===== config.mk =====
export PLATFORM = sky130hd
export DESIGN_NAME = convolver
export DESIGN_NICKNAME = convolver
export VERILOG_FILES = /design/flow/design.v
export SDC_FILE = /design/flow/constraint.sdc
export NUM_CORES = 4
export LEC_CHECK = 0
export CAP_MARGIN = 15
export CORE_MARGIN = 2
export CORE_UTILIZATION = 72
export CTS_CLUSTER_SIZE = 37
export SLEW_MARGIN = 20

===== constraint.sdc =====
create_clock -name core_clock -period 5.11 [get_ports {clk}]
set_input_delay 1.0220 -clock core_clock [delete_from_list [all_inputs] [get_ports {clk}]]
set_output_delay 1.0220 -clock core_clock [all_outputs]
set_load 0.01 [all_outputs]

===== run.sh =====
#!/bin/bash
# the make line also repeats each setting of config.mk as NAME=value (left out here)
make -C /OpenROAD-flow-scripts/flow DESIGN_CONFIG=/design/flow/config.mk WORK_HOME=/design/flow/orfs CLKGATE_MAP_FILE= finish

===== design.v =====
`timescale 1ns / 1ps
module mac #(
	  parameter N = 16
    )(
    input clk,rst,ce,
    input [N-1:0] a,
    input [N-1:0] b,
    input [N-1:0] c,
    output reg [N-1:0] p
    );
always@(posedge clk)
 begin
    if(rst)
    begin
        p<=0;
    end
    else if(ce)
    begin
        p <= (a*b+c);
    end
 end
endmodule
module variable_shift_reg #(parameter width = 8, parameter size = 3) (
input clk,
input ce,
input rst,
input [width-1:0] data_in,
output [width-1:0] data_out
);
reg [width-1:0] sr [size-1:0];
generate
genvar i;
for(i = 0;i < size;i = i + 1)
begin
    always@(posedge clk)
    begin
        if(rst)
        begin
            sr[i] <= 'd0;
        end
        else
        begin
            if(ce)
            begin
                if(i == 'd0)
                begin
                    sr[i] <= data_in;
                end
                else
                begin
                    sr[i] <= sr[i-1];
                end
            end
        end
    end
end
endgenerate
assign data_out = sr[size-1];
endmodule
module convolver #(
parameter n = 9'h010,
parameter k = 9'h003,
parameter s = 1,
parameter N = 16
)(
input clk,
input ce,
input global_rst,
input [N-1:0] activation,
input [(k*k)*16-1:0] weight1,
output[N-1:0] conv_op,
output valid_conv,
output end_conv
);
reg [31:0] count,count2,count3,row_count;
reg en1,en2,en3;
wire [15:0] tmp [k*k+1:0];
wire [15:0] weight [0:k*k-1];
generate
	genvar l;
	for(l=0;l<k*k;l=l+1)
	begin
      assign weight [l][N-1:0] = weight1[N*l +: N];
	end
endgenerate
assign tmp[0] = 32'h0000000;
generate
genvar i;
  for(i = 0;i<k*k;i=i+1)
  begin: MAC
    if((i+1)%k ==0)
    begin
      if(i==k*k-1)
      begin
      mac #(.N(N)) mac(
        .clk(clk),
        .ce(ce),
        .rst(global_rst),
        .a(activation),
        .b(weight[i]),
        .c(tmp[i]),
        .p(conv_op)
        );
      end
      else
      begin
      wire [N-1:0] tmp2;
      mac #(.N(N)) mac(
        .clk(clk),
        .ce(ce),
        .rst(global_rst),
        .a(activation),
        .b(weight[i]),
        .c(tmp[i]),
        .p(tmp2)
        );
      variable_shift_reg #(.width(N),.size(n-k)) SR (
          .clk(clk),
          .ce(ce),
          .rst(global_rst),
          .data_in(tmp2),
          .data_out(tmp[i+1])
          );
      end
    end
    else
    begin
   mac #(.N(N)) mac2(
      .clk(clk),
      .ce(ce),
      .rst(global_rst),
      .a(activation),
      .b(weight[i]),
      .c(tmp[i]),
      .p(tmp[i+1])
      );
    end
  end
endgenerate
always@(posedge clk)
begin
  if(global_rst)
  begin
    count <=0;
    count2<=0;
    count3<=0;
    row_count <= 0;
    en1<=0;
    en2<=1;
    en3<=0;
  end
  else if(ce)
  begin
    if(count == (k-1)*n+k-1)
    begin
      en1 <= 1'b1;
      count <= count+1'b1;
    end
    else
    begin
      count<= count+1'b1;
    end
  if(en1 && en2)
  begin
    if(count2 == n-k)
    begin
      count2 <= 0;
      en2 <= 0 ;
      row_count <= row_count + 1'b1;
    end
    else
    begin
      count2 <= count2 + 1'b1;
    end
  end
  if(~en2)
  begin
  if(count3 == k-2)
  begin
    count3<=0;
    en2 <= 1'b1;
  end
  else
    count3 <= count3 + 1'b1;
  end
  if((((count2 + 1) % s == 0) && (row_count % s == 0))||(count3 == k-2)&&(row_count % s == 0)||(count == (k-1)*n+k-1))
  begin
    en3 <= 1;
  end
  else
    en3 <= 0;
  end
end
	assign end_conv = (count>= n*n+2) ? 1'b1 : 1'b0;
	assign valid_conv = (en1&&en2&&en3);
endmodule

==> notes.md, run 1 <==
Observations from the implementation run.

Synthesis:
- The run puts the xor/xnor cell area share of the yosys netlist at 6.17%.
- The run gives the fraction of synthesized area in multiplexers as 8.43%.
- Ranked by instance count, the synthesized netlist is headed by 1,370 x inv_1, 832 x fa_1, 820 x nand2_1.
- The run gives the average cell area after synthesis as 8.90 sq um.
- By area the synthesized netlist is led by fa_1 26%, dfxtp_1 21%, ha_1 9.3%.
- The synthesized design spends more area on one cell type than any other, namely fa_1.
- The run puts the number of cell instances after yosys synthesis at roughly 7,000.
- The run puts the post-synthesis simple-gate area fraction at ~16%.
- For this run, the leading register cell type out of synthesis is dfxtp_1.
- The run puts the yosys synthesis warning count at 4.
- The synthesis stat section lists a flop and latch total of 659.
- The run puts the number of nets at floorplan at roughly 8,600.
- The run puts the fraction of synthesized cell area taken by the top area cell type at 26.4%.
- The most frequently used library cell after synthesis is inv_1.
- The run gives the adder-cell area share of the yosys netlist as between 30% and 40%.
- Counting flops with a built-in enable in the synthesized netlist gives 0.
- The run puts the chip area line of the yosys report at 63,200 sq um.
- The run gives the complex-gate fraction of the synthesized area as under 10%.
- The run puts the instance tally after logic synthesis at 7,097.
- The run gives the fraction of synthesis flops using an asynchronous set or reset pin as 0%.
- The run gives the cell area after synthesis as 63,200 sq um.
- In the Yosys report, the sequential cells make up between 20% and 30% of the chip area.
- The number of different library cells used by synthesis comes to 59.
- After synthesis, the largest family of logic cells by area is adder cells.

Floorplanning:
- The run puts the horizontal extent of the die at 300 um.
- The run puts the number of placed I/O pins at 181.
- The run puts the chip height at 300 um.
- The initial utilization of the core area, before any placement, comes to just over 70%.
- The run puts the area of the placeable core at 86,900 sq um.
- According to the floorplan log, the row count is 108.
- The die covers 90,100 sq um.

Final timing:
- In this run the tightest slew margin relative to its limit is 23.7%.
- The run puts the hold violation count in the final report at 0.
- The run gives the final worst clock skew as 39.3 ps.
- The run puts the number of pins exceeding their max-slew limit in the final report at 0.
- The run gives the transition at the pin with the smallest max-transition slack as 1140 ps.
- Post-route period utilization is reported as 118%.
- The run gives the post-route minimum period as between 6000 and 7000 ps.
- The run puts the highest clock rate at 166 MHz.
- Setup repair after global routing could not meet its margin everywhere.
- The run gives the number of failing setup endpoints in the final timing report as 62.
- The run gives the minimum hold slack as 466 ps.
- The critical path in the final layout is reported with a setup slack of -929 ps.

Critical path:
- Counting buffers and inverters, the worst setup path is 23 cells deep.
- The critical path goes through buf_8 > buf_6 > buf_12 > buf_8 > and2_1 > fa_1 > inv_1 > fa_1 > fa_1 > inv_1 > fa_1 > fa_1 > inv_1 > fa_1 > inv_1 > ha_4 > a21oi_4 > buf_6 > a32oi_2 > o31ai_2 > xnor2_1 > mux2i_1 > nor2_1.
- At the worst endpoint, the required time is 5680 ps.
- Grouping stages by cell kind, the critical path spends the most delay in adder cells.
- The worst setup path is launched from an input port.
- Data arrives at the worst endpoint at 6610 ps.
- The run puts the register-to-register setup slack at 500 ps.
- On the critical path, the stage with the largest delay is an instance of fa_1.
- The most numerous cell type found on the critical path is fa_1.
- STA classifies the critical path endpoint as a flop.
- The run gives the capturing element of the worst setup path as MAC[4].genblk1.mac2.p[15]$_SDFFE_PP0P_.
- The run gives the largest driver fanout on the critical path as 5.
- The setup path with the least slack is of type in2reg.
- The run gives the critical path's largest stage delay as 730 ps.
- The run gives the launch point of the worst reg-to-reg path as MAC[3].genblk1.mac2.p[3]$_SDFFE_PP0P_.
- The number of buffers and inverters on the critical path is 9.
- STA shows the worst reg2reg path with a cell count of 19.
- In this run the worst setup path begins at activation[8].
- The endpoint identified for the worst register-to-register timing path is MAC[4].genblk1.mac2.p[14]$_SDFFE_PP0P_.

Detailed routing:
- The run puts the count of antenna-violating nets left after detailed routing at 0.
- The run gives the violation count after the first detailed-routing iteration as 4,832.
- The run gives the detailed-routing iteration count for the pre-antenna-repair pass as 8.
- The run gives the total detailed-routing wirelength as 187,000 um.
- The routed design shows a wire length per standard cell of 20.8 um.
- For this run, the detailed router reports a per-instance via density of roughly 5.7.
- Across all layers, the routed design uses 51,546 vias.
- The run gives the count of unresolved DRC violations after routing as 0.

Global routing:
- met2 is the most crowded layer.
- The run puts the met2 usage in global routing at 63.5%.
- The run puts the total routing resource utilization after global routing at 38.4%.
- The run gives the maximum number of pins on one net before global-route repair as 211.
- The initial antenna violation count came to 14.
- The run puts the via count of the first global-routing pass at 52,679.
- The run gives the met1 track utilization from global routing as 48.9%.
- The run puts the remaining global-route overflow at 0.
- The first global-routing pass estimated between 200,000 and 300,000 um of wire.
- For this run, global-route usage on met3 was measured as 7.50%.

Power:
- The run gives the sequential power as 5820 uW.
- The combinational power reported by the tool is 41,100 uW.
- The run puts the leakage dissipation at 0.0378 uW.
- The run gives the clock network fraction of total power as 10.1%.
- The run puts the relative contribution of combinational cells to total power at 78.7%.
- The run gives the net switching power as 23,500 uW.
- The run gives the power per cell area as 678 nW/um^2.
- Of all power groups, the one with the highest power is combinational logic.
- The run puts the clock network power at around 5300 uW.
- The run puts the worst IR drop on VDD at roughly 1700 uV.
- The run puts the sequential cell fraction of total power at 11.1%.
- The run gives the internal portion of total power as 28,700 uW.
- The run gives the share of total power consumed by net switching as a little under half.

Flow run:
- The run puts the max-cap check violation count at 0.
- The number of warnings reported in the stage logs is ~49.

Clock network:
- The run puts the number of clock sinks at ~660.
- After clock tree synthesis, the flow added hold-fix buffers numbering 0.
- The run gives the number of buffers created by CTS as 70.
- The run puts the worst-case clock buffer depth at 3.
- The run gives the CTS H-tree depth as 3.
- The skew report gives the latency at the later pin of the worst-skew pair as 650 ps.
- The run gives the root cell of the clock tree as clkbuf_16.
- The registers of the reported paths see a clock transition of 70 ps.
- TritonCTS built the clock tree.

Worst hold path:
- STA shows the worst min-delay path finishing at en3$_SDFFE_PP0P_.
- The run puts the hold path depth at 2.
- For the worst min-delay path, the startpoint reported by OpenROAD is en3$_SDFFE_PP0P_.
- The path class of the tightest hold or removal check is reg2reg.

Finish:
- The run puts the number of cells in the finished layout apart from fillers at 8,978.
- The run puts the post-route cell area at 76,900 sq um.
- The run puts the count of fill cells added during filler insertion at 4,148.
- At the end of the flow, the number of nets in the layout was 9,232.
- The run gives the synthesis-to-finish area growth as 21.8%.

Run status:
- The layout checks failed on negative setup slack.
- The run finished, with violations left.

Placed design:
- The run gives the placed wire-length estimate after detailed placement as 122,000 um.
- The count of buffers added on input and output ports is 180.
- Counting tap cells, the placed design contains a total of 8,687 instances.
- The run gives the placement-stage cell area as roughly 71,000 sq um.
- The run gives the final weighted congestion in routability-driven placement as around 0.93.
-- per-layer routing --
layer	part of all wire, %	wire (um)
met5	0.057	107
met4	6.7	12500
met3	9.5	17800
met2	47	87600
met1	37	68600
-- through the flow --
stage                     setup TNS (ps)  setup slack (ps)  power [uW]  util [%]
after CTS                         -16530              -688       47000      86.7
final                             -25260              -929       52200      88.5
after floorplan                   -30880             -1120       29200         -
after global placement            -78570             -1450       38800      81.8
after detailed placement          -85160             -1540       39900      81.8
after global routing              -33200             -1040       55500      88.5
-- timing repair --
item                                    CTS  global route
setup buffers                           100            75
resized                                 381           321
pin swaps                               224           236
cloned                                    7             3
endpoints found under the setup margin   71            66
-- area by class of cell --
class / instances / area (sq um) / area share (%)
tap: 1155 / 1450 / 1.88
inverter: 1370 / 5140 / 6.68
multi-input combinational: 4718 / 45600 / 59.3
clock buffer: 92 / 1920 / 2.50
antenna: 10 / 25.0 / 0.0325
sequential: 659 / 13200 / 17.1
timing repair buffer: 947 / 9200 / 12.0
clock inverter: 27 / 407 / 0.529
==> run 2, diff against run 1 <==
CAP_MARGIN = 35   (was 15)
CELL_PAD_IN_SITES_DETAIL_PLACEMENT = 2   (was default)
CORE_MARGIN = 9   (was 2)
CORE_UTILIZATION = 40   (was 72)
CTS_CLUSTER_DIAMETER = 268   (was default)
CTS_CLUSTER_SIZE = default   (was 37)
GPL_ROUTABILITY_DRIVEN = 0   (was default)
MAX_ROUTING_LAYER = met4   (was default)
PLACE_DENSITY = 0.61   (was default)
SETUP_SLACK_MARGIN = 1.9   (was default)
TNS_END_PERCENT = 15   (was default)
clock period = 8.5 ns   (was 5.11 ns; I/O delays follow)
==> run 2 against run 1 <==
Against the previous run: the flow now stops in global routing; synthesized cell count unchanged; synthesized area unchanged; die area up 91%.
==> notes.md, run 2 <==
Figures from the flow reports.

Floorplanning:
- The run puts the number of rows in the core area at 145 (+34%).
- The run puts the horizontal extent of the die at 415 um (+38%).
- The run gives the chip height as 415 um (+38%).
- The run gives the area of the placeable core as 157,000 sq um (+80%).
- The run puts the chip area at 173,000 sq um (+91%).
- The run gives the number of placed I/O pins as 181 (unchanged).
- The run gives the floorplan-stage core utilization as 40.4% (-32 points).

Synthesis:
- The run puts the xor/xnor cell area share of the yosys netlist at 6.17% (unchanged).
- The run gives the number of library cell types mapped by synthesis as 59 (unchanged).
- The run gives the cell area after synthesis as 63,200 sq um (unchanged).
- The run puts the fraction of synthesis flops using an asynchronous set or reset pin at 0% (unchanged).
- The synthesized design spends more area on one cell type than any other, namely fa_1.
- In the post-synthesis netlist, the biggest area contributors are fa_1 26%, dfxtp_1 21%, ha_1 9.3%.
- The average cell area after synthesis came to 8.90 sq um (unchanged).
- In the synthesized netlist the dominant register cell turns out to be dfxtp_1.
- In the synthesized netlist, the dominant kind of combinational cell is adder cells.
- The number of synthesized flops with an enable pin was 0 (unchanged).
- The run gives the complex-gate fraction of the synthesized area as 2.67% (unchanged).
- The run puts the adder-cell area share of the yosys netlist at 35.7% (unchanged).
- The run puts the number of cell instances after yosys synthesis at 7,097 (unchanged).
- By instance count, the leading cell after synthesis is inv_1.
- By count the netlist is led by 1,370 x inv_1, 832 x fa_1, 820 x nand2_1.
- The yosys synthesis warning count was 4 (unchanged).
- The post-synthesis simple-gate area fraction came to 15.8% (unchanged).
- The total of flip-flops plus latches after synthesis is 659 (unchanged).
- The run puts the fraction of synthesized area in multiplexers at 8.43% (unchanged).
- The instance tally after logic synthesis is 7,097 (unchanged).
- The number of nets at floorplan was 8,563 (unchanged).
- The run gives the fraction of synthesized cell area taken by the top area cell type as 26.4% (unchanged).
- The run gives the sequential area share after synthesis as 20.9% (unchanged).
- The chip area line of the yosys report is 63,200 sq um (unchanged).

Placed design:
- The run gives the placed wire-length estimate after detailed placement as 211,000 um (+73%).
- The run gives the number of port buffers as 180 (unchanged).

Clock network:
- The number of clock sinks was 659 (unchanged).
- The run gives the CTS H-tree depth as 3 (unchanged).
- The run gives the worst-case clock buffer depth as 3 (unchanged).
- Clock tree synthesis selected as its root buffer the cell clkbuf_16.
- The run gives the number of buffers created by CTS as 77 (+10%).

Run status:
- The flow did not finish.
- The run gives the terminating stage of the flow as global routing.
-- run 2: timing repair --
item                                    CTS
cloned                                   15
hold buffers                              0
setup buffers                            48
pin swaps                                70
resized                                 365
endpoints found under the setup margin   66
hold endpoints to repair                  0
-- run 2: through the flow --
| stage | setup slack (ps) | instances | util [%] | hold slack (ps) | instance area [sq um] |
|---|---|---|---|---|---|
| detailed placement | -131 | 9065 | 42.9 | 465 | 67200 |
| CTS | 1630 | 9267 | 45.5 | 486 | 71300 |
| global placement | 721 | 9061 | 42.8 | 437 | 67100 |
| floorplan | 1590 | 7097 | - | 427 | 63600 |
==> run 3, diff against run 2 <==
ABC_AREA = 1   (was default)
CAP_MARGIN = 20   (was 35)
CELL_PAD_IN_SITES_DETAIL_PLACEMENT = default   (was 2)
CORE_MARGIN = 2   (was 9)
CORE_UTILIZATION = 70   (was 40)
CTS_CLUSTER_DIAMETER = 28   (was 268)
CTS_CLUSTER_SIZE = 32   (was default)
GPL_ROUTABILITY_DRIVEN = default   (was 0)
MAX_ROUTING_LAYER = default   (was met4)
PLACE_DENSITY = default   (was 0.61)
PLACE_DENSITY_LB_ADDON = 0.27   (was default)
SETUP_SLACK_MARGIN = 0.67   (was 1.9)
SLEW_MARGIN = 40   (was 20)
TNS_END_PERCENT = default   (was 15)
clock period = 3.64 ns   (was 8.5 ns; I/O delays follow)
==> run 3 against run 2 <==
Against the previous run: the flow again stops in global routing; synthesized area rose by 6.0%; synthesized cell count increased by 31%; die area decreased by 43%.
==> notes.md, run 3 <==
Figures from the flow reports.

Run status:
- The run stopped with a tool error.
- The flow stopped in global routing.
- The tool reported: "[ERROR GRT-0116] Global routing finished with congestion. Check the congestion regions in the DRC Viewer".

Placed design:
- The placed wire-length estimate after detailed placement is 144,000 um (-32%).
- The run puts the number of port buffers at 180 (unchanged).
- Routability-driven placement finished with a final weighted congestion of 0.965.
- The number of cells in the design after placement was 11,026 (+22%).
- The placement-stage cell area was 76,300 sq um (+14%).

Synthesis:
- The run puts the yosys synthesis warning count at 4 (unchanged).
- Yosys instantiated no cell more often than inv_1.
- The run puts the post-synthesis simple-gate area fraction at 21.2% (+5.4 points).
- The run puts the cell area after synthesis at 67,000 sq um (+6.0%).
- The fraction of synthesized area in multiplexers is 0% (-8.4 points).
- The commonest register cell is dfxtp_1.
- The run puts the chip area line of the yosys report at 67,000 sq um (+6.0%).
- The run gives the biggest combinational cell group after synthesis as adder cells.
- The number of nets at floorplan is 10,781 (+26%).
- The run gives the biggest area consumer among synthesized cells as fa_1.
- The run puts the number of cell instances after yosys synthesis at 9,315 (+31%).
- The fraction of synthesized cell area taken by the top area cell type is 24.9% (-1.5 points).
- The adder-cell area share of the yosys netlist was 33.7% (-2.0 points).
- The sequential area share after synthesis was 19.7% (-1.2 points).
- The run puts the total of flip-flops plus latches after synthesis at 659 (unchanged).
- The xor/xnor cell area share of the yosys netlist came to 2.89% (-3.3 points).
- The run gives the fraction of synthesis flops using an asynchronous set or reset pin as 0% (unchanged).
- The run puts the number of synthesized flops with an enable pin at 0 (unchanged).
- The instance tally after logic synthesis was 9,315 (+31%).
- The run puts the number of library cell types mapped by synthesis at 53 (-10%).
- The synthesis report lists the most area-consuming cells as fa_1 25%, dfxtp_1 20%, inv_1 13%.
- The complex-gate fraction of the synthesized area is 7.34% (+4.7 points).
- The run gives the average cell area after synthesis as 7.19 sq um (-19%).
- After synthesis, the most frequently instantiated cells are 2,239 x inv_1, 1,950 x nand2_1, 1,050 x nor2_1.

Floorplanning:
- The run gives the floorplan-stage core utilization as 70.6% (+30 points).
- The run puts the number of rows in the core area at 113 (-22%).
- The run gives the chip height as 313 um (-25%).
- The area of the placeable core was 94,900 sq um (-39%).
- The run puts the chip area at 98,200 sq um (-43%).
- The run gives the number of placed I/O pins as 181 (unchanged).
- The horizontal extent of the die was 313 um (-25%).

Clock network:
- The run puts the number of buffers created by CTS at 146 (+90%).
- The run gives the CTS H-tree depth as 4 (+1).
- The run puts the number of clock sinks at 659 (unchanged).
- In this run the clock root is driven by a clkbuf_16.
- The run gives the cts-stage hold buffer count as 0 (unchanged).
- The worst-case clock buffer depth was 3 (unchanged).

Global routing:
- The run puts the remaining global-route overflow at 27.
- The run puts the total routing resource utilization after global routing at 74.6%.
-- run 3: stage by stage --
stage | TNS (ps) | hold slack [ps] | worst slack (ps)
after floorplan | -123400 | 436 | -1870
after global placement | -192080 | 446 | -2380
after detailed placement | -202170 | 450 | -2560
after CTS | -92270 | 277 | -1450
-- run 3: layer usage --
layer,overflow,global-route usage [%]
met3,3,63.7
met5,0,39.1
met4,19,71.1
met2,5,89.6
met1,0,73.4
-- run 3: repair_timing --
item	4_1_cts
setup buffers	166
pin swaps	445
setup endpoints to repair	117
resized	925
endpoints found under the hold margin	0
cloned	18
==> run 4, diff against run 3 <==
CTS_CLUSTER_DIAMETER = 29   (was 28)
HOLD_SLACK_MARGIN = 0.29   (was default)
PLACE_DENSITY_LB_ADDON = default   (was 0.27)
SLEW_MARGIN = 20   (was 40)
==> run 4 against run 3 <==
Against the previous run: the run again fails in global routing; synthesized area did not move; die area did not move; synthesized cell count did not move.
==> notes.md, run 4 <==
Figures from the flow reports.

Run status:
- The run stopped with a tool error.
- The flow stopped in global routing.
- The first error in the log reads "[ERROR GRT-0232] Routing congestion too high. Check the congestion heatmap in the GUI".

Synthesis:
- The fraction of synthesized area in multiplexers came to 0% (unchanged).
- The total of flip-flops plus latches after synthesis is 659 (unchanged).
- The run gives the number of nets at floorplan as 10,781 (unchanged).
- The run puts the adder-cell area share of the yosys netlist at 33.7% (unchanged).
- The run puts the average cell area after synthesis at 7.19 sq um (unchanged).
- For reference, the top cells by area after synthesis are fa_1 25%, dfxtp_1 20%, inv_1 13%.
- The run gives the chip area line of the yosys report as 67,000 sq um (unchanged).
- For reference, the top logic cell family by area is adder cells.
- In the post-synthesis netlist, the cell with the most instances is inv_1.
- The number of cell instances after yosys synthesis is 9,315 (unchanged).
- The run puts the sequential area share after synthesis at 19.7% (unchanged).
- The run gives the fraction of synthesis flops using an asynchronous set or reset pin as 0% (unchanged).
- The run puts the post-synthesis simple-gate area fraction at 21.2% (unchanged).
- The number of synthesized flops with an enable pin came to 0 (unchanged).
- The run puts the yosys synthesis warning count at 4 (unchanged).
- The run gives the predominant post-synthesis flop cell as dfxtp_1.
- By count the netlist is led by 2,239 x inv_1, 1,950 x nand2_1, 1,050 x nor2_1.
- The run gives the instance tally after logic synthesis as 9,315 (unchanged).
- The xor/xnor cell area share of the yosys netlist is 2.89% (unchanged).
- The run puts the fraction of synthesized cell area taken by the top area cell type at 24.9% (unchanged).
- The biggest area contributor in the post-synthesis netlist is fa_1.
- The run puts the number of library cell types mapped by synthesis at 53 (unchanged).
- The run puts the complex-gate fraction of the synthesized area at 7.34% (unchanged).
- The run gives the cell area after synthesis as 67,000 sq um (unchanged).

Clock network:
- The run gives the root cell of the clock tree as clkbuf_16.
- The worst-case clock buffer depth came to 3 (unchanged).
- The run gives the cts-stage hold buffer count as 0 (unchanged).
- The CTS H-tree depth is 3 (-1).
- The run gives the number of buffers created by CTS as 117 (-20%).
- The number of clock sinks was 659 (unchanged).

Global routing:
- The run gives the remaining global-route overflow as 2,264.
- The run puts the total routing resource utilization after global routing at 94.2%.

Placed design:
- The run puts the placed wire-length estimate after detailed placement at 144,000 um (about the same).
- The final weighted congestion in routability-driven placement came to 0.938 (-2.8%).
- The number of port buffers came to 180 (unchanged).

Floorplanning:
- The horizontal extent of the die was 313 um (unchanged).
- The floorplan-stage core utilization came to 70.6% (unchanged).
- The run puts the chip height at 313 um (unchanged).
- The run puts the chip area at 98,200 sq um (unchanged).
- The number of placed I/O pins was 181 (unchanged).
- The run gives the area of the placeable core as 94,900 sq um (unchanged).
- The run gives the number of rows in the core area as 113 (unchanged).
run 4: through the flow:
step                      area [sq um]  total power (uW)  instances  hold WS (ps)  worst slack (ps)
after CTS                        86300             87200      11502           446             -1480
after floorplan                  69600             46300       9315           436             -1870
after global placement           76400             63600      11028           445             -2370
after detailed placement         76400             65800      11028           460             -2490
run 4: timing repair:
action	4_1_cts
setup endpoints to repair	117
gates resized	1007
pin swaps	478
hold endpoints to repair	0
gates cloned	27
setup buffers	224
run 4: per-layer routing:
layer / track usage [%] / overflow
met2: 104 / 1182
met3: 87.1 / 184
met5: 76.1 / 31
met4: 98.4 / 710
met1: 90.5 / 157
==> run 5, diff against run 4 <==
CTS_CLUSTER_DIAMETER = 28   (was 29)
HOLD_SLACK_MARGIN = default   (was 0.29)
SETUP_SLACK_MARGIN = 0.42   (was 0.67)
==> run 5 against run 4 <==
Against the previous run: the run again fails in global routing; synthesized area unchanged; die area unchanged; synthesized cell count unchanged.
==> notes.md, run 5 <==
Figures from the flow reports.

Global routing:
- The run puts the total routing resource utilization after global routing at 79.7%.
- The run gives the remaining global-route overflow as 258.

Placed design:
- The pre-CTS worst setup slack came to -2490 ps (unchanged).
- The run gives the number of port buffers as 180 (unchanged).
- The run puts the placed wire-length estimate after detailed placement at 144,000 um (unchanged).
- The run gives the final weighted congestion in routability-driven placement as 0.938 (unchanged).

Synthesis:
- The run gives the sequential area share after synthesis as 19.7% (unchanged).
- The run gives the instance tally after logic synthesis as 9,315 (unchanged).
- The run puts the cell area after synthesis at 67,000 sq um (unchanged).
- The run puts the fraction of synthesis flops using an asynchronous set or reset pin at 0% (unchanged).
- The run gives the number of nets at floorplan as 10,781 (unchanged).
- The run puts the xor/xnor cell area share of the yosys netlist at 2.89% (unchanged).
- The run puts the total of flip-flops plus latches after synthesis at 659 (unchanged).
- The run puts the number of library cell types mapped by synthesis at 53 (unchanged).
- The number of synthesized flops with an enable pin was 0 (unchanged).
- The run puts the yosys synthesis warning count at 4 (unchanged).
- The run gives the adder-cell area share of the yosys netlist as 33.7% (unchanged).
- The run gives the number of cell instances after yosys synthesis as 9,315 (unchanged).
- The fraction of synthesized area in multiplexers came to 0% (unchanged).
- The post-synthesis simple-gate area fraction came to 21.2% (unchanged).
- The run puts the fraction of synthesized cell area taken by the top area cell type at 24.9% (unchanged).
- The run gives the biggest area consumer among synthesized cells as fa_1.
- By area, the combinational part of the netlist is dominated by adder cells.
- The run gives the complex-gate fraction of the synthesized area as 7.34% (unchanged).
- The commonest cells after synthesis are 2,239 x inv_1, 1,950 x nand2_1, 1,050 x nor2_1.
- The chip area line of the yosys report came to 67,000 sq um (unchanged).
- inv_1 is the most common cell in the netlist.
- The synthesis report lists the most area-consuming cells as fa_1 25%, dfxtp_1 20%, inv_1 13%.
- In the synthesized netlist the dominant register cell turns out to be dfxtp_1.
- The run gives the average cell area after synthesis as 7.19 sq um (unchanged).

Run status:
- The first error in the log reads "[ERROR GRT-0232] Routing congestion too high. Check the congestion heatmap in the GUI".
- The run gives the terminating stage of the flow as global routing.
- The run stopped with a tool error.

Clock network:
- The run gives the root cell of the clock tree as clkbuf_16.
- The run gives the number of clock sinks as 659 (unchanged).
- The run puts the CTS H-tree depth at 4 (+1).
- The worst-case clock buffer depth came to 3 (unchanged).
- The run puts the number of buffers created by CTS at 132 (+13%).

Floorplanning:
- The floorplan-stage core utilization was 70.6% (unchanged).
- The chip area is 98,200 sq um (unchanged).
- The run gives the number of placed I/O pins as 181 (unchanged).
- The run gives the area of the placeable core as 94,900 sq um (unchanged).
- The run gives the number of rows in the core area as 113 (unchanged).
- The run gives the horizontal extent of the die as 313 um (unchanged).
- The chip height is 313 um (unchanged).
run 5: per-layer routing:
| layer | track usage [%] | overflow |
|---|---|---|
| met1 | 77.8 | 3 |
| met2 | 94.8 | 132 |
| met3 | 67.9 | 13 |
| met4 | 78.4 | 110 |
| met5 | 49.9 | 0 |
run 5: metrics by stage:
| stage | hold slack, ps | cells | TNS [ps] | utilization, % | cell area (sq um) |
|---|---|---|---|---|---|
| 2_1_floorplan | 436 | 9315 | -123400 | - | 69600 |
| 3_3_place_gp | 445 | 11028 | -193920 | 80.5 | 76400 |
| 3_5_place_dp | 460 | 11028 | -203360 | 80.5 | 76400 |
| 4_1_cts | 408 | 11382 | -90100 | 88.4 | 83900 |
run 5: what timing repair did:
item                                   in CTS
pin swaps                                 285
setup buffers                             100
gates cloned                               12
hold buffers                                0
gates resized                             571
setup endpoints to repair                 116
endpoints found under the hold margin       0
==> run 6, diff against run 5 <==
ABC_AREA = 0   (was 1)
CELL_PAD_IN_SITES_DETAIL_PLACEMENT = 1   (was default)
CELL_PAD_IN_SITES_GLOBAL_PLACEMENT = 0   (was default)
CORE_ASPECT_RATIO = 1.33   (was default)
CORE_MARGIN = 6   (was 2)
CORE_UTILIZATION = 28   (was 70)
CTS_CLUSTER_DIAMETER = 136   (was 28)
CTS_CLUSTER_SIZE = default   (was 32)
GPL_ROUTABILITY_DRIVEN = 1   (was default)
MAX_ROUTING_LAYER = met5   (was default)
PLACE_DENSITY_LB_ADDON = 0.22   (was default)
SETUP_SLACK_MARGIN = default   (was 0.42)
TNS_END_PERCENT = 35   (was default)
clock period = 3.99 ns   (was 3.64 ns; I/O delays follow)
==> run 6 against run 5 <==
Against the previous run: now fails the layout checks on negative setup slack; synthesized cell count is 24% lower; synthesized area shrank 5.7%; die area up 140%.
==> notes.md, run 6 <==
Observations from the implementation run.

Floorplanning:
- The run gives the floorplan-stage core utilization as 28.2% (-42 points).
- The area of the placeable core came to 224,000 sq um (+140%).
- The horizontal extent of the die was 424 um (+35%).
- The chip height was 560 um (+79%).
- The run gives the chip area as 237,000 sq um (+140%).
- The number of rows in the core area came to 200 (+77%).
- The run gives the number of placed I/O pins as 181 (unchanged).

Power:
- The run gives the internal portion of total power as approximately 37,000 uW.
- The analysis attributes to cell leakage a power of about 0.039 uW.
- In this run, power in the clock network comes to 7260 uW.
- Per report_power, the Sequential row totals around 7400 uW.
- The biggest slice of the total power is consumed by combinational logic.
- The run gives the power per cell area as a little over 800 nW/um^2.
- The run puts the share of total power consumed by net switching at 43.7%.
- The run gives the power of the combinational group as 50,200 uW.
- The run gives the sequential cell fraction of total power as 11.4%.
- The run gives the net switching power as 28,400 uW.
- The run puts the relative contribution of combinational cells to total power at 77.4%.
- VDD sags by at most 897 uV.
- The run gives the clock network fraction of total power as 11.2%.

Clock network:
- The run gives the worst-case clock buffer depth as 3 (unchanged).
- The run puts the number of buffers created by CTS at 74 (-44%).
- The run puts the clock latency at the later pin of the worst-skew pair at 690 ps.
- In this run the clock root is driven by a clkbuf_16.
- TritonCTS built the clock tree.
- The run gives the CTS H-tree depth as 3 (-1).
- The run puts the number of clock sinks at 659 (unchanged).
- The run puts the clock-pin transition on the worst setup and hold timing paths at ~70 ps.

Synthesis:
- The total of flip-flops plus latches after synthesis was 659 (unchanged).
- The run gives the biggest combinational cell group after synthesis as adder cells.
- The run gives the complex-gate fraction of the synthesized area as 2.67% (-4.7 points).
- The run gives the fraction of synthesis flops using an asynchronous set or reset pin as 0% (unchanged).
- The run gives the xor/xnor cell area share of the yosys netlist as 6.17% (+3.3 points).
- The fraction of synthesized cell area taken by the top area cell type is 26.4% (+1.5 points).
- The run puts the yosys synthesis warning count at 4 (unchanged).
- The run gives the library cell with the highest instance count after synthesis as inv_1.
- The run gives the predominant post-synthesis flop cell as dfxtp_1.
- The number of nets at floorplan was 8,563 (-21%).
- The run puts the post-synthesis simple-gate area fraction at 15.8% (-5.4 points).
- The run gives the average cell area after synthesis as 8.90 sq um (+24%).
- The number of synthesized flops with an enable pin came to 0 (unchanged).
- The run puts the instance tally after logic synthesis at 7,097 (-24%).
- Yosys reports that the most numerous cell types are 1,370 x inv_1, 832 x fa_1, 820 x nand2_1.
- The adder-cell area share of the yosys netlist came to 35.7% (+2.0 points).
- The sequential area share after synthesis is 20.9% (+1.2 points).
- The largest total area in the synthesized netlist belongs to fa_1.
- The main area contributors are fa_1 26%, dfxtp_1 21%, ha_1 9.3%.
- The number of library cell types mapped by synthesis is 59 (+11%).
- The run puts the number of cell instances after yosys synthesis at 7,097 (-24%).
- The run puts the chip area line of the yosys report at 63,200 sq um (-5.7%).
- The run puts the fraction of synthesized area in multiplexers at 8.43% (+8.4 points).
- The run gives the cell area after synthesis as 63,200 sq um (-5.7%).

Run status:
- The violated checks flagged are negative setup slack.
- The run finished, with violations left.

Critical path:
- The run puts the largest driver fanout on the critical path at 10.
- In this run the critical path is formed by buf_16 > buf_6 > and2_1 > fa_1 > inv_2 > fa_1 > fa_1 > fa_1 > inv_1 > fa_1 > inv_1 > fa_1 > inv_2 > ha_4 > and2_4 > or2_4 > a21oi_4 > nor2b_1 > a311oi_2 > xnor2_1 > mux2i_1 > nor2_1.
- The run gives the register-to-register setup slack as -280 ps.
- Tracing the worst setup path back leads to its startpoint at activation[8].
- The critical path ends at MAC[8].genblk1.genblk1.mac.p[14]$_SDFFE_PP0P_.
- STA classifies the critical path endpoint as a flop.
- Counting both buffers and inverters, the worst setup path holds a total of 6.
- The worst register-to-register path ends at MAC[5].genblk1.genblk1.mac.p[14]$_SDFFE_PP0P_.
- The kind of cell with the highest combined delay along the critical path is adder cells.
- The run gives the cell seen most often among critical-path stages as fa_1.
- The worst setup path is launched from an input port.
- The run puts the depth of the worst register-to-register path at 17.
- STA puts the critical path data arrival time at 6080 ps.
- The slowest stage of the critical path belongs to the cell fa_1.
- The critical path endpoint has a required time of 4610 ps.
- The run gives the cell depth of the worst setup path as 22.
- STA lists the startpoint of the worst register-to-register path as MAC[4].genblk1.mac2.p[11]$_SDFFE_PP0P_.
- The run gives the critical path's largest stage delay as 560 ps.
- The critical path in this run is classified as in2reg.

Worst hold path:
- The worst hold path begins at MAC[5].genblk1.genblk1.SR.sr[6][1]$_SDFFE_PP0P_.
- The run gives the endpoint with the worst hold slack as MAC[5].genblk1.genblk1.SR.sr[7][1]$_SDFFE_PP0P_.
- Along the worst hold path, the cell count comes to 2.
- The type recorded for the worst min-delay path is reg2reg.

Detailed routing:
- The run gives the violation count after the first detailed-routing iteration as 1,648.
- Nets still carrying antenna violations after routing amount to 0.
- The run puts the routed wire length per instance at between 15 and 20 um.
- The run gives the count of unresolved DRC violations after routing as 0.
- For this block, the via count after detailed routing is 48,449.
- The run gives the post-detailed-route via-to-cell ratio as roughly 4.5.
- For this run, the detailed router's first-pass iteration total came to 4.
- Wires add up to approximately 200,000 um.

Global routing:
- The first global-routing pass estimated 307,000 um of wire.
- The run gives the maximum number of pins on one net before global-route repair as 198.
- The run gives the initial antenna violation count as 31.
- In the global route stage, overall resource usage came out at 16.4%.
- The run puts the via count of the first global-routing pass at 54,327.
- The run puts the remaining global-route overflow at 0.

Placed design:
- The run gives the placement-stage cell area as 73,900 sq um (-3.3%).
- The placed wire-length estimate after detailed placement was 155,000 um (+7.5%).
- The number of cells in the design after placement came to 10,565 (-4.2%).
- The run gives the number of port buffers as 180 (unchanged).
- The final weighted congestion in routability-driven placement was 0.842 (-10%).

Final timing:
- The run puts the hold violation count in the final report at 0.
- The run gives the final worst setup slack as -1460 ps.
- The run puts the highest clock rate at 183 MHz.
- Setup repair after global routing could not meet its margin everywhere.
- The routed design could run at a clock period as short as 5450 ps.
- The run gives the final worst clock skew as about 42 ps.
- The run puts the remaining max-slew budget at the tightest pin at 33.5%.
- The run gives the sum of negative setup slack as -81,450 ps.
- Setup violations remaining at the end of the flow were counted as 89.
- The run gives the number of pins exceeding their max-slew limit in the final report as 0.
- OpenROAD reports that the post-layout worst path occupies 137% of the period.
- At the pin with the least slew margin, the transition time is 997 ps.

Flow run:
- The run puts the tool warning count at 44.
- The run gives the max-cap check violation count as 0.

Finish:
- The final layout contains 9,329 nets.
- The run gives the synthesis-to-finish area growth as 26.9%.
- The run gives the number of cells in the finished layout apart from fillers as 10,866.
- With fillers left out, the area of the finished cells amounts to between 80,000 and 90,000 sq um.
- The run gives the final standard cell utilization of the core as 35.8%.
## run 6: what timing repair did
action	in CTS	in global routing
hold buffers	0	0
setup endpoints to repair	104	100
setup buffers	93	60
cloned	11	10
pin swaps	204	225
resized	464	304
## run 6: stage by stage
step	hold slack, ps	setup slack (ps)	power, uW
global route	480	-1610	70700
CTS	431	-1470	62600
detailed placement	471	-2850	52200
floorplan	427	-2020	36200
finish	471	-1460	64900
global placement	439	-2850	51200
## run 6: routing by layer
metal	wire length [um]	part of all wire [%]	GRT usage (%)	vias to the layer above
li1	-	-	-	22923
met1	84900	42	20.0	24618
met2	102000	51	29.6	631
met3	7380	3.7	2.57	269
met4	6190	3.1	5.20	8
met5	54	0.027	0	-
## run 6: final cells by class
cell class	count	area, sq um
flip-flops and latches	659	13200
repair buffers	1040	10300
multi-input cells	4718	45300
fillers	25839	144000
clock buffers	103	2120
well taps	2929	3660
diodes	15	37.5
inverters	1370	5140
clock inverters	32	447
==> run 7, diff against run 6 <==
ABC_AREA = default   (was 0)
CAP_MARGIN = 15   (was 20)
CELL_PAD_IN_SITES_DETAIL_PLACEMENT = default   (was 1)
CELL_PAD_IN_SITES_GLOBAL_PLACEMENT = default   (was 0)
CORE_ASPECT_RATIO = default   (was 1.33)
CORE_MARGIN = 2   (was 6)
CORE_UTILIZATION = 72   (was 28)
CTS_CLUSTER_DIAMETER = 102   (was 136)
CTS_CLUSTER_SIZE = 33   (was default)
GPL_ROUTABILITY_DRIVEN = default   (was 1)
MAX_ROUTING_LAYER = default   (was met5)
PLACE_DENSITY_LB_ADDON = default   (was 0.22)
TNS_END_PERCENT = 80   (was 35)
clock period = 5.06 ns   (was 3.99 ns; I/O delays follow)
==> run 7 against run 6 <==
Against the previous run: the layout still fails its checks (negative setup slack); hold slack better by 15 ps; cell area is 6.7% lower; clock power shrank 58%; die area down 62%; clock skew grew 29 ps; cell count decreased by 18%; count of clock-buffer cells in the layout fell by 73.
==> notes.md, run 7 <==
Observations from the implementation run.

Run status:
- The run finished, with violations left.
- The reasons given for failing layout checks are negative setup slack.

Worst hold path:
- The run gives the start point of the worst hold path as MAC[2].genblk1.genblk1.SR.sr[1][5]$_SDFFE_PP0P_.
- The hold path depth came to 2 (unchanged).
- The run gives the endpoint with the worst hold slack as MAC[2].genblk1.genblk1.SR.sr[2][5]$_SDFFE_PP0P_.
- The run gives the worst min-delay path category as reg2reg.

Placed design:
- The number of port buffers is 180 (unchanged).
- The run puts the final weighted congestion in routability-driven placement at 0.934 (+11%).
- The placement-stage cell area came to 71,200 sq um (-3.6%).
- The run gives the placed wire-length estimate after detailed placement as 123,000 um (-20%).
- The run gives the pre-CTS worst setup slack as -1530 ps (+1320 ps).

Detailed routing:
- The count of unresolved DRC violations after routing came to 0 (unchanged).
- The run gives the total detailed-routing wirelength as 168,000 um (-16%).
- The run puts the count of antenna-violating nets left after detailed routing at 0 (unchanged).
- The violation count after the first detailed-routing iteration came to 3,487 (+110%).
- The run puts the detailed-routing iteration count for the pre-antenna-repair pass at 5 (+1).
- The post-detailed-route via-to-cell ratio was 5.54 (+24%).
- The routed wire length per instance came to 19.0 um (+2.7%).
- The run gives the total via count in the routed design as 49,098 (+1.3%).

Synthesis:
- The run puts the total of flip-flops plus latches after synthesis at 659 (unchanged).
- The run puts the xor/xnor cell area share of the yosys netlist at 6.17% (unchanged).
- The chip area line of the yosys report is 63,200 sq um (unchanged).
- In the synthesized netlist the dominant register cell turns out to be dfxtp_1.
- The run puts the instance tally after logic synthesis at 7,097 (unchanged).
- Among all cell types in the netlist, the one instantiated most often is inv_1.
- By area the synthesized netlist is led by fa_1 26%, dfxtp_1 21%, ha_1 9.3%.
- The cell area after synthesis was 63,200 sq um (unchanged).
- The fraction of synthesized area in multiplexers was 8.43% (unchanged).
- The run puts the number of cell instances after yosys synthesis at 7,097 (unchanged).
- The fraction of synthesized cell area taken by the top area cell type came to 26.4% (unchanged).
- The synthesized design spends more area on one cell type than any other, namely fa_1.
- The run puts the number of library cell types mapped by synthesis at 59 (unchanged).
- The run gives the fraction of synthesis flops using an asynchronous set or reset pin as 0% (unchanged).
- For reference, the top cells by count after synthesis are 1,370 x inv_1, 832 x fa_1, 820 x nand2_1.
- The run gives the average cell area after synthesis as 8.90 sq um (unchanged).
- The yosys synthesis warning count is 4 (unchanged).
- The run gives the post-synthesis simple-gate area fraction as 15.8% (unchanged).
- The synthesis run identifies the leading combinational cell family as adder cells.
- The adder-cell area share of the yosys netlist is 35.7% (unchanged).
- The run puts the number of nets at floorplan at 8,563 (unchanged).
- The run gives the complex-gate fraction of the synthesized area as 2.67% (unchanged).
- The run puts the number of synthesized flops with an enable pin at 0 (unchanged).
- The run puts the sequential area share after synthesis at 20.9% (unchanged).

Power:
- The power of the combinational group is 40,000 uW (-20%).
- The group that draws the most power in this run is combinational logic.
- The internal portion of total power was 26,800 uW (-27%).
- The clock network fraction of total power came to 6.3% (-4.9 points).
- The run gives the net switching power as 22,100 uW (-22%).
- The run puts the share of total power consumed by net switching at 45.2% (+1.5 points).
- The run puts the relative contribution of combinational cells to total power at 81.7% (+4.3 points).
- The run gives the sequential power as 5850 uW (-21%).
- The run gives the clock network power as 3080 uW (-58%).
- The run puts the leakage dissipation at 0.0368 uW (-4.7%).
- The worst IR drop on VDD is 1560 uV (+74%).
- The run puts the power per cell area at 653 nW/um^2 (-19%).
- The run puts the sequential cell fraction of total power at 12.0% (+0.6 points).

Critical path:
- The run puts the largest driver fanout on the critical path at 8 (-2).
- STA classifies the critical path endpoint as a flop.
- The run gives the origin of the worst setup path as activation[5].
- The run puts the cell depth of the worst setup path at 22 (unchanged).
- The run gives the endpoint of the worst register-to-register path as MAC[4].genblk1.mac2.p[15]$_SDFFE_PP0P_.
- The run puts the endpoint required time on the critical path at 5530 ps (+920 ps).
- The run gives the cell seen most often among critical-path stages as fa_1.
- The depth of the worst register-to-register path was 20 (+3).
- The critical path is of the in2reg type.
- The worst register-to-register path begins at MAC[3].genblk1.mac2.p[3]$_SDFFE_PP0P_.
- According to the timing report, the critical path is captured at MAC[4].genblk1.mac2.p[15]$_SDFFE_PP0P_.
- Traced cell by cell, the critical path runs through buf_16 > buf_12 > buf_4 > buf_12 > buf_4 > nand2_1 > fa_1 > inv_1 > fa_1 > inv_1 > fa_1 > fa_1 > fa_1 > fa_2 > xnor2_2 > xnor2_1 > xnor2_1 > xnor2_1 > xnor3_1 > xnor2_1 > mux2i_1 > nor2_1.
- The arrival time of the worst setup path was 6220 ps (+140 ps).
- The number of buffer and inverter instances along the worst setup path came to 7 (+1).
- The run gives the critical path launch point type as an input port.
- The run gives the slowest cell on the critical path as fa_1.
- The critical path's largest stage delay is 570 ps (about the same).
- The register-to-register setup slack is 660 ps (+940 ps).
- The run gives the kind of cell adding the most delay to the critical path as adder cells.

Floorplanning:
- The run puts the number of rows in the core area at 108 (-46%).
- The area of the placeable core is 86,900 sq um (-61%).
- The horizontal extent of the die was 300 um (-29%).
- The run puts the chip area at 90,100 sq um (-62%).
- The run gives the number of placed I/O pins as 181 (unchanged).
- The run gives the floorplan-stage core utilization as 72.7% (+44 points).
- The run puts the chip height at 300 um (-46%).

Finish:
- The post-route cell area came to 74,900 sq um (-6.7%).
- The run puts the number of nets in the layout at 9,153 (-1.9%).
- The run gives the synthesis-to-finish area growth as 18.5%.
- The run gives the count of fill cells added during filler insertion as 4,763 (-82%).

Clock network:
- The run puts the clock latency at the later pin of the worst-skew pair at 680 ps (about the same).
- TritonCTS built the clock tree.
- The run puts the CTS H-tree depth at 1 (-2).
- The run puts the number of buffers created by CTS at 30 (-59%).
- The run gives the worst-case clock buffer depth as 3 (unchanged).
- The run gives the cts-stage hold buffer count as 0 (unchanged).
- The number of clock sinks was 659 (unchanged).
- The run puts the clock-pin transition on the worst setup and hold timing paths at 110 ps (+40 ps).
- The run gives the root cell of the clock tree as clkbuf_16.

Flow run:
- The run gives the max-cap check violation count as 0 (unchanged).
- The run gives the tool warning count as 49 (+11%).

Final timing:
- The number of failing setup endpoints in the final timing report is 56 (-37%).
- The final worst setup slack came to -695 ps (+768 ps).
- The run gives the minimum hold slack as 486 ps (+14.8 ps).
- The run gives the post-route minimum period as 5760 ps.
- The transition at the pin with the smallest max-transition slack was 1020 ps (+26.0 ps).
- The run gives the hold violation count in the final report as 0 (unchanged).
- The run gives the share of the cycle needed by the critical path after routing as 114% (-23 points).
- Setup repair after global routing could not meet its margin everywhere.
- The number of pins exceeding their max-slew limit in the final report was 0 (unchanged).
- The remaining max-slew budget at the tightest pin came to 31.8% (-1.7 points).
- The final worst clock skew came to 70.9 ps (+28.9 ps).
- Based on the critical path, the design can be clocked at up to 174 MHz.

Global routing:
- The run gives the met1 track utilization from global routing as 47.0% (+27 points).
- The maximum number of pins on one net before global-route repair is 196 (-1.0%).
- The total routing resource utilization after global routing was 36.5% (+20 points).
- The run puts the via count of the first global-routing pass at 51,496 (-5.2%).
- The run gives the most used routing layer in global routing as met2.
- The run puts the met2 usage in global routing at 61.3% (+32 points).
- The run gives the global-route wire length before repair as 264,000 um (-14%).
- The initial antenna violation count was 16 (-48%).
- The run gives the remaining global-route overflow as 0 (unchanged).
- The run gives the global routing met3 resource utilization as 7.53% (+5.0 points).
[run 7: per-stage QoR]
| step | power (uW) | util [%] | instances | TNS [ps] |
|---|---|---|---|---|
| 6_report | 48900 | 86.1 | 8861 | -18600 |
| 5_1_grt | 52600 | 86.1 | 8856 | -25940 |
| 4_1_cts | 45600 | 84.9 | 8818 | -15440 |
| 3_5_place_dp | 40400 | 82.0 | 8708 | -88390 |
| 3_3_place_gp | 39200 | 82.0 | 8708 | -82540 |
| 2_1_floorplan | 29500 | - | 7097 | -33540 |
[run 7: routing by layer]
layer / share of wire [%] / vias up
met5: 0.040 / -
met4: 4.9 / 12
met3: 8.5 / 547
met2: 47 / 1960
met1: 39 / 24062
li1: - / 22517
[run 7: final cells by class]
| type | instances | area, sq um | area share, % |
|---|---|---|---|
| inverters | 1370 | 5140 | 6.87 |
| diodes | 7 | 17.5 | 0.0234 |
| repair buffers | 908 | 8540 | 11.4 |
| flip-flops and latches | 659 | 13200 | 17.6 |
| clock inverters | 14 | 298 | 0.398 |
| multi-input cells | 4718 | 45500 | 60.7 |
| well taps | 1155 | 1450 | 1.93 |
| clock buffers | 30 | 751 | 1.00 |
[run 7: what timing repair did]
item / 4_1_cts / 5_1_grt
pin swaps: 235 / 183
gates cloned: 3 / 2
resized: 336 / 196
endpoints found under the setup margin: 68 / 65
buffers inserted: 75 / 45
==> run 8, diff against run 7 <==
CAP_MARGIN = 20   (was 15)
CORE_UTILIZATION = 40   (was 72)
CTS_CLUSTER_DIAMETER = default   (was 102)
CTS_CLUSTER_SIZE = default   (was 33)
TNS_END_PERCENT = default   (was 80)
clock period = 4.21 ns   (was 5.06 ns; I/O delays follow)
==> run 8 against run 7 <==
Against the previous run: the layout still fails its checks (negative setup slack); die area grew 79%; cell count grew 12%; hold slack worse by 20 ps; sequential power is about 20% higher; global-route usage fell by 15 points; power increased by 29%; worst setup slack worse by 600 ps; critical path type unchanged; largest power group unchanged.
==> notes.md, run 8 <==
Observations from the implementation run.

Clock network:
- The run puts the number of clock sinks at 659 (unchanged).
- The cts-stage hold buffer count came to 0 (unchanged).
- The run gives the root cell of the clock tree as clkbuf_16.
- TritonCTS built the clock tree.
- The run gives the worst-case clock buffer depth as 3 (unchanged).
- The run puts the number of buffers created by CTS at 77 (+160%).
- The run gives the clock latency at the later pin of the worst-skew pair as 680 ps (about the same).
- The run puts the CTS H-tree depth at 3 (+2).
- The clock-pin transition on the worst setup and hold timing paths was 60 ps (-50 ps).

Finish:
- The run puts the synthesis-to-finish area growth at 26.5%.
- The run gives the final standard cell utilization of the core as 51.1% (-35 points).
- The run puts the post-route cell area at 79,900 sq um (+6.8%).
- The number of nets in the layout was 9,298 (+1.6%).

Synthesis:
- The yosys synthesis warning count came to 4 (unchanged).
- The run gives the post-synthesis simple-gate area fraction as 15.8% (unchanged).
- After synthesis, the cell types taking the most area are fa_1 26%, dfxtp_1 21%, ha_1 9.3%.
- The run gives the fraction of synthesis flops using an asynchronous set or reset pin as 0% (unchanged).
- Counting instances in the post-synthesis netlist gives the leading cell types as 1,370 x inv_1, 832 x fa_1, 820 x nand2_1.
- The run gives the number of nets at floorplan as 8,563 (unchanged).
- Among the non-sequential cells, adder cells take the most area.
- The synthesis report names the predominant flop master as dfxtp_1.
- The number of synthesized flops with an enable pin is 0 (unchanged).
- The run gives the fraction of synthesized area in multiplexers as 8.43% (unchanged).
- The run gives the xor/xnor cell area share of the yosys netlist as 6.17% (unchanged).
- The run gives the number of cell instances after yosys synthesis as 7,097 (unchanged).
- The cell area after synthesis came to 63,200 sq um (unchanged).
- The run puts the average cell area after synthesis at 8.90 sq um (unchanged).
- The sequential area share after synthesis is 20.9% (unchanged).
- The total of flip-flops plus latches after synthesis came to 659 (unchanged).
- The run gives the number of library cell types mapped by synthesis as 59 (unchanged).
- The run puts the adder-cell area share of the yosys netlist at 35.7% (unchanged).
- The run puts the complex-gate fraction of the synthesized area at 2.67% (unchanged).
- The chip area line of the yosys report is 63,200 sq um (unchanged).
- In the post-synthesis netlist, the cell with the most instances is inv_1.
- The run gives the fraction of synthesized cell area taken by the top area cell type as 26.4% (unchanged).
- The run puts the instance tally after logic synthesis at 7,097 (unchanged).
- The run gives the biggest area consumer among synthesized cells as fa_1.

Detailed routing:
- The run puts the detailed-routing iteration count for the pre-antenna-repair pass at 5 (unchanged).
- The total detailed-routing wirelength is 171,000 um (+1.6%).
- The run gives the routed wire length per instance as 17.2 um (-9.6%).
- The run puts the count of antenna-violating nets left after detailed routing at 0 (unchanged).
- The violation count after the first detailed-routing iteration is 2,368 (-32%).
- The count of unresolved DRC violations after routing came to 0 (unchanged).
- The total via count in the routed design is 47,385 (-3.5%).
- The run gives the post-detailed-route via-to-cell ratio as 4.76 (-14%).

Global routing:
- The run gives the maximum number of pins on one net before global-route repair as 153 (-22%).
- The run gives the global-route wire length before repair as 271,000 um (+2.9%).
- The run puts the total routing resource utilization after global routing at 21.1% (-15 points).
- The remaining global-route overflow came to 0 (unchanged).
- The initial antenna violation count was 18 (+2).
- The run gives the via count of the first global-routing pass as 48,861 (-5.1%).

Critical path:
- According to the timing report, the critical path is captured at MAC[4].genblk1.mac2.p[14]$_SDFFE_PP0P_.
- The run gives the number of buffer and inverter instances along the worst setup path as 7 (unchanged).
- The run gives the slowest cell on the critical path as fa_1.
- Per the timing report, the most critical flop-to-flop path originates at MAC[3].genblk1.mac2.p[4]$_SDFFE_PP0P_.
- The run gives the cell seen most often among critical-path stages as fa_1.
- The depth of the worst register-to-register path was 17 (-15%).
- The critical path goes through buf_16 > buf_16 > buf_4 > buf_8 > nand2_1 > fa_1 > fa_1 > inv_1 > fa_1 > inv_2 > fa_1 > fa_1 > fa_1 > inv_2 > ha_4 > and2_4 > or2_4 > a21oi_4 > nor2b_1 > a311oi_2 > xnor2_1 > mux2i_1 > nor2_1.
- The kind of cell with the highest combined delay along the critical path is adder cells.
- In this run the critical register-to-register path is captured at MAC[4].genblk1.mac2.p[14]$_SDFFE_PP0P_.
- The run gives the type of the setup path with the least slack as in2reg.
- The run gives the critical path's largest stage delay as 540 ps (-30 ps).
- The worst setup path is launched from an input port.
- The largest driver fanout on the critical path is 8 (unchanged).
- The run gives the register-to-register setup slack as -110 ps (-770 ps).
- The run gives the cell depth of the worst setup path as 23 (+4.5%).
- The run puts the arrival time of the worst setup path at 6040 ps (-180 ps).
- The worst setup path is captured at a flop.
- The run puts the endpoint required time on the critical path at 4740 ps (-790 ps).
- The run gives the origin of the worst setup path as activation[6].

Worst hold path:
- The worst hold path terminates at en3$_SDFFE_PP0P_.
- The run gives the hold path depth as 2 (unchanged).
- The run gives the worst min-delay path category as reg2reg.
- The startpoint identified for the worst hold timing path is en3$_SDFFE_PP0P_.

Final timing:
- The sum of negative setup slack was -66,420 ps (-47,820 ps).
- The run puts the remaining max-slew budget at the tightest pin at 37.0% (+5.2 points).
- The run gives the highest clock rate as 182 MHz.
- The run puts the final worst setup slack at -1300 ps (-601 ps).
- Counting I/O delays and the setup requirement, the final critical path takes 5510 ps.
- The run gives the transition at the pin with the smallest max-transition slack as 945 ps (-78.0 ps).
- The number of pins exceeding their max-slew limit in the final report came to 0 (unchanged).
- The run gives the share of the cycle needed by the critical path after routing as 131% (+17 points).
- The run puts the hold violation count in the final report at 0 (unchanged).
- The run puts the number of failing setup endpoints in the final timing report at 84 (+50%).
- Setup repair after global routing could not meet its margin everywhere.
- The run gives the final worst clock skew as 50.6 ps (-20.2 ps).

Floorplanning:
- The run gives the floorplan-stage core utilization as 40.4% (-32 points).
- The run puts the horizontal extent of the die at 401 um (+34%).
- The chip height was 401 um (+34%).
- The run puts the area of the placeable core at 157,000 sq um (+80%).
- The run gives the chip area as 161,000 sq um (+79%).
- The run puts the number of rows in the core area at 145 (+34%).
- The run gives the number of placed I/O pins as 181 (unchanged).

Flow run:
- The max-cap check violation count was 0 (unchanged).
- The tool warning count is 48 (-2.0%).

Power:
- The relative contribution of combinational cells to total power was 78.0% (-3.7 points).
- The run gives the net switching power as 27,100 uW (+23%).
- The run puts the share of total power consumed by net switching at 43.0% (-2.2 points).
- Looking at the group totals, the largest power group turns out to be combinational logic.
- The run gives the clock network power as 6820 uW (+120%).
- The run puts the sequential cell fraction of total power at 11.1% (-0.9 points).
- The run gives the leakage dissipation as 0.0385 uW (+4.9%).
- The run gives the worst IR drop on VDD as 1010 uV (-35%).
- The run puts the power of the combinational group at 49,100 uW (+23%).
- The run gives the clock network fraction of total power as 10.8% (+4.5 points).
- The power per cell area was 788 nW/um^2 (+21%).
- The internal portion of total power came to 35,900 uW (+34%).
- The sequential power came to 7020 uW (+20%).

Placed design:
- The run gives the placement-stage cell area as 73,000 sq um (+2.6%).
- The final weighted congestion in routability-driven placement was 0.903 (-3.3%).
- The run puts the number of port buffers at 180 (unchanged).
- The placed wire-length estimate after detailed placement came to 128,000 um (+3.9%).

Run status:
- The flow ran to the end, but the layout failed its checks.
- The checks that failed: negative setup slack.
run 8: area by class of cell:
cell class	count	area, sq um
diodes	8	20.0
clock buffers	99	2110
clock inverters	40	493
fillers	14374	76600
inverters	1370	5140
multi-input cells	4718	46400
flip-flops and latches	659	13200
well taps	2058	2570
repair buffers	1006	10000
run 8: timing repair:
| action | in CTS | in global routing |
|---|---|---|
| resized | 474 | 368 |
| endpoints found under the setup margin | 92 | 88 |
| buffers inserted | 99 | 91 |
| gates cloned | 14 | 4 |
| pin swaps | 249 | 326 |
run 8: metrics by stage:
step / std cells / setup WS (ps) / total power (uW) / hold slack (ps)
6_report: 9958 / -1300 / 63000 / 466
5_1_grt: 9952 / -1430 / 68600 / 492
4_1_cts: 9887 / -1290 / 59100 / 468
3_5_place_dp: 9651 / -2270 / 49300 / 456
3_3_place_gp: 9651 / -2330 / 48600 / 439
2_1_floorplan: 7097 / -1840 / 35700 / 427
run 8: layer usage:
layer | vias up | routed length, um | global-route usage [%] | share of wire, %
li1 | 22880 | - | - | -
met1 | 23451 | 79100 | 29.3 | 46
met2 | 836 | 79800 | 34.7 | 47
met3 | 206 | 8440 | 3.51 | 4.9
met4 | 12 | 3550 | 3.78 | 2.1
met5 | - | 72 | 0 | 0.042
==> run 9, diff against run 8 <==
CAP_MARGIN = 15   (was 20)
CORE_UTILIZATION = 72   (was 40)
CTS_CLUSTER_SIZE = 33   (was default)
clock period = 5.36 ns   (was 4.21 ns; I/O delays follow)
==> run 9 against run 8 <==
Against the previous run: the layout still fails its checks (negative setup slack); count of clock-buffer cells in the layout is 4 lower; highest routed layer unchanged; non-clock buffer count down 80; cell area fell by 4.3%.
==> notes.md, run 9 <==
Observations from the implementation run.

Run status:
- The flow ran to the end, but the layout failed its checks.
- The reasons given for failing layout checks are negative setup slack.

Clock network:
- The run puts the clock latency at the later pin of the worst-skew pair at 630 ps (-50 ps).
- The number of clock sinks came to 659 (unchanged).
- The run puts the cts-stage hold buffer count at 0 (unchanged).
- The clock-pin transition on the worst setup and hold timing paths was 60 ps (about the same).
- The run gives the root cell of the clock tree as clkbuf_16.
- TritonCTS built the clock tree.
- The run gives the number of buffers created by CTS as 70 (-9.1%).
- The run puts the worst-case clock buffer depth at 3 (unchanged).
- The run puts the CTS H-tree depth at 3 (unchanged).

Power:
- The run gives the net switching power as 22,300 uW (-18%).
- The run gives the relative contribution of combinational cells to total power as 78.5% (+0.5 points).
- The run puts the leakage dissipation at 0.0376 uW (-2.4%).
- The run gives the clock network fraction of total power as 10.3% (-0.5 points).
- The sequential power is 5560 uW (-21%).
- The run gives the largest power group as combinational logic.
- The power per cell area came to 650 nW/um^2 (-17%).
- The sequential cell fraction of total power is 11.2% (about the same).
- The run gives the worst IR drop on VDD as 1640 uV (+62%).
- The run gives the share of total power consumed by net switching as 44.8% (+1.8 points).
- The internal portion of total power came to 27,500 uW (-24%).
- The run gives the clock network power as 5140 uW (-25%).
- The power of the combinational group was 39,100 uW (-20%).

Synthesis:
- The adder-cell area share of the yosys netlist came to 35.7% (unchanged).
- The run puts the chip area line of the yosys report at 63,200 sq um (unchanged).
- Yosys reports that the most numerous cell types are 1,370 x inv_1, 832 x fa_1, 820 x nand2_1.
- The fraction of synthesized cell area taken by the top area cell type is 26.4% (unchanged).
- Among the non-sequential cells, adder cells take the most area.
- The run gives the xor/xnor cell area share of the yosys netlist as 6.17% (unchanged).
- The run gives the sequential area share after synthesis as 20.9% (unchanged).
- The run puts the yosys synthesis warning count at 4 (unchanged).
- The fraction of synthesized area in multiplexers was 8.43% (unchanged).
- The run puts the number of nets at floorplan at 8,563 (unchanged).
- The number of library cell types mapped by synthesis came to 59 (unchanged).
- The run gives the average cell area after synthesis as 8.90 sq um (unchanged).
- The run gives the instance tally after logic synthesis as 7,097 (unchanged).
- The run gives the biggest area consumer among synthesized cells as fa_1.
- The number of cell instances after yosys synthesis came to 7,097 (unchanged).
- The run gives the library cell with the highest instance count after synthesis as inv_1.
- The run puts the cell area after synthesis at 63,200 sq um (unchanged).
- The run puts the complex-gate fraction of the synthesized area at 2.67% (unchanged).
- The synthesis report lists the most area-consuming cells as fa_1 26%, dfxtp_1 21%, ha_1 9.3%.
- The run puts the total of flip-flops plus latches after synthesis at 659 (unchanged).
- The run gives the number of synthesized flops with an enable pin as 0 (unchanged).
- Looking at the cell usage after synthesis, the top flip-flop cell is dfxtp_1.
- The run puts the post-synthesis simple-gate area fraction at 15.8% (unchanged).
- The run gives the fraction of synthesis flops using an asynchronous set or reset pin as 0% (unchanged).

Placed design:
- The run puts the number of cells in the design after placement at 8,704 (-9.8%).
- The run puts the placement-stage cell area at 70,900 sq um (-2.9%).
- The run puts the final weighted congestion in routability-driven placement at 0.934 (+3.4%).
- The number of port buffers is 180 (unchanged).
- The run gives the placed wire-length estimate after detailed placement as 122,000 um (-4.7%).

Critical path:
- The endpoint required time on the critical path came to 5850 ps (+1110 ps).
- The run gives the kind of cell adding the most delay to the critical path as adder cells.
- The run gives the cell depth of the worst setup path as 21 (-8.7%).
- The run gives the endpoint of the worst register-to-register path as MAC[4].genblk1.mac2.p[14]$_SDFFE_PP0P_.
- The depth of the worst register-to-register path was 18 (+1).
- The run gives the cell seen most often among critical-path stages as fa_1.
- The run puts the number of buffer and inverter instances along the worst setup path at 7 (unchanged).
- The run gives the slowest cell on the critical path as fa_1.
- STA classifies the critical path endpoint as a flop.
- The run puts the register-to-register setup slack at 850 ps (+960 ps).
- The cell sequence reported for the critical path is buf_12 > buf_12 > buf_4 > and2_1 > fa_1 > inv_1 > fa_1 > inv_1 > fa_1 > fa_1 > fa_1 > inv_1 > fa_1 > inv_1 > ha_1 > o21ai_1 > a32oi_4 > o31ai_4 > xnor2_1 > mux2i_1 > nor2_1.
- OpenSTA lists the critical path endpoint as MAC[4].genblk1.mac2.p[15]$_SDFFE_PP0P_.
- The run puts the arrival time of the worst setup path at 6440 ps (+400 ps).
- The critical path's largest stage delay was 590 ps (+50 ps).
- According to the timing report, the critical path is launched from activation[9].
- The run gives the critical path launch point type as an input port.
- The setup path with the least slack is of type in2reg.
- The run gives the launch point of the worst reg-to-reg path as MAC[3].genblk1.mac2.p[4]$_SDFFE_PP0P_.
- The run gives the largest driver fanout on the critical path as 10 (+2).

Final timing:
- The run gives the number of pins exceeding their max-slew limit in the final report as 0 (unchanged).
- The run puts the final worst setup slack at -595 ps (+701 ps).
- For this run, the top clock speed supported by timing is 168 MHz.
- Setup repair after global routing could not meet its margin everywhere.
- The remaining max-slew budget at the tightest pin is 27.7% (-9.3 points).
- The run gives the transition at the pin with the smallest max-transition slack as 1080 ps (+139 ps).
- The run gives the hold violation count in the final report as 0 (unchanged).
- The run gives the final worst clock skew as 38.7 ps (-11.9 ps).
- The run gives the minimum hold slack as 461 ps (-5.54 ps).
- The number of failing setup endpoints in the final timing report was 39 (-54%).
- The run puts the share of the cycle needed by the critical path after routing at 111% (-20 points).
- The run puts the post-route minimum period at 5960 ps.
- The run puts the sum of negative setup slack at -12,000 ps (+54,420 ps).

Detailed routing:
- The run gives the routed wire length per instance as 20.2 um (+18%).
- The run puts the count of unresolved DRC violations after routing at 0 (unchanged).
- The run puts the total detailed-routing wirelength at 181,000 um (+5.7%).
- The run gives the count of antenna-violating nets left after detailed routing as 0 (unchanged).
- The run gives the violation count after the first detailed-routing iteration as 3,872 (+64%).
- The post-detailed-route via-to-cell ratio was 5.64 (+19%).
- The run puts the total via count in the routed design at 50,511 (+6.6%).
- The run puts the detailed-routing iteration count for the pre-antenna-repair pass at 6 (+1).

Flow run:
- The run gives the tool warning count as 49 (+2.1%).
- The max-cap check violation count came to 0 (unchanged).

Floorplanning:
- The run gives the number of placed I/O pins as 181 (unchanged).
- The run gives the floorplan-stage core utilization as 72.7% (+32 points).
- The run gives the number of rows in the core area as 108 (-26%).
- The run gives the area of the placeable core as 86,900 sq um (-45%).
- The run puts the chip area at 90,100 sq um (-44%).
- The run gives the chip height as 300 um (-25%).
- The horizontal extent of the die is 300 um (-25%).

Global routing:
- The run gives the maximum number of pins on one net before global-route repair as 218 (+42%).
- The run gives the via count of the first global-routing pass as 51,945 (+6.3%).
- The remaining global-route overflow was 0 (unchanged).
- The run gives the total routing resource utilization after global routing as 37.8% (+17 points).
- The initial antenna violation count is 9 (-9).
- The global-route wire length before repair came to 270,000 um (-0.42%).

Worst hold path:
- The run gives the endpoint with the worst hold slack as en3$_SDFFE_PP0P_.
- The run gives the start point of the worst hold path as en3$_SDFFE_PP0P_.
- The hold path depth is 2 (unchanged).
- The run gives the worst min-delay path category as reg2reg.

Finish:
- The run gives the post-route cell area as 76,500 sq um (-4.3%).
- The run gives the number of nets in the layout as 9,211 (-0.94%).
- The run puts the synthesis-to-finish area growth at 21.1%.
- The run puts the number of cells in the finished layout apart from fillers at 8,956 (-10%).
## run 9: area by class of cell
cell class | count | area [sq um]
diodes | 5 | 12.5
clock buffers | 95 | 1960
clock inverters | 28 | 477
fillers | 4253 | 10300
inverters | 1370 | 5140
multi-input cells | 4718 | 45500
flip-flops and latches | 659 | 13200
well taps | 1155 | 1450
repair buffers | 926 | 8860
## run 9: what timing repair did
action	4_1_cts	5_1_grt
buffers inserted	60	69
endpoints found under the setup margin	61	64
gates cloned	6	6
pin swaps	149	332
resized	298	404
## run 9: metal layers
layer | vias to the layer above | GRT usage (%) | routed length (um)
li1 | 22678 | - | -
met1 | 24906 | 47.3 | 67400
met2 | 2195 | 63.8 | 86600
met3 | 722 | 7.31 | 14700
met4 | 10 | 17.1 | 12000
met5 | - | 0 | 67
## run 9: per-stage QoR
stage / worst slack (ps) / util, % / power, uW
after detailed placement: -1330 / 81.6 / 37900
after CTS: -414 / 86.0 / 45100
after floorplan: -920 / - / 27400
final: -595 / 88.1 / 49800
after global placement: -1280 / 81.6 / 36800
after global routing: -667 / 88.1 / 53000
Power is estimated from default activity; no workload was simulated.
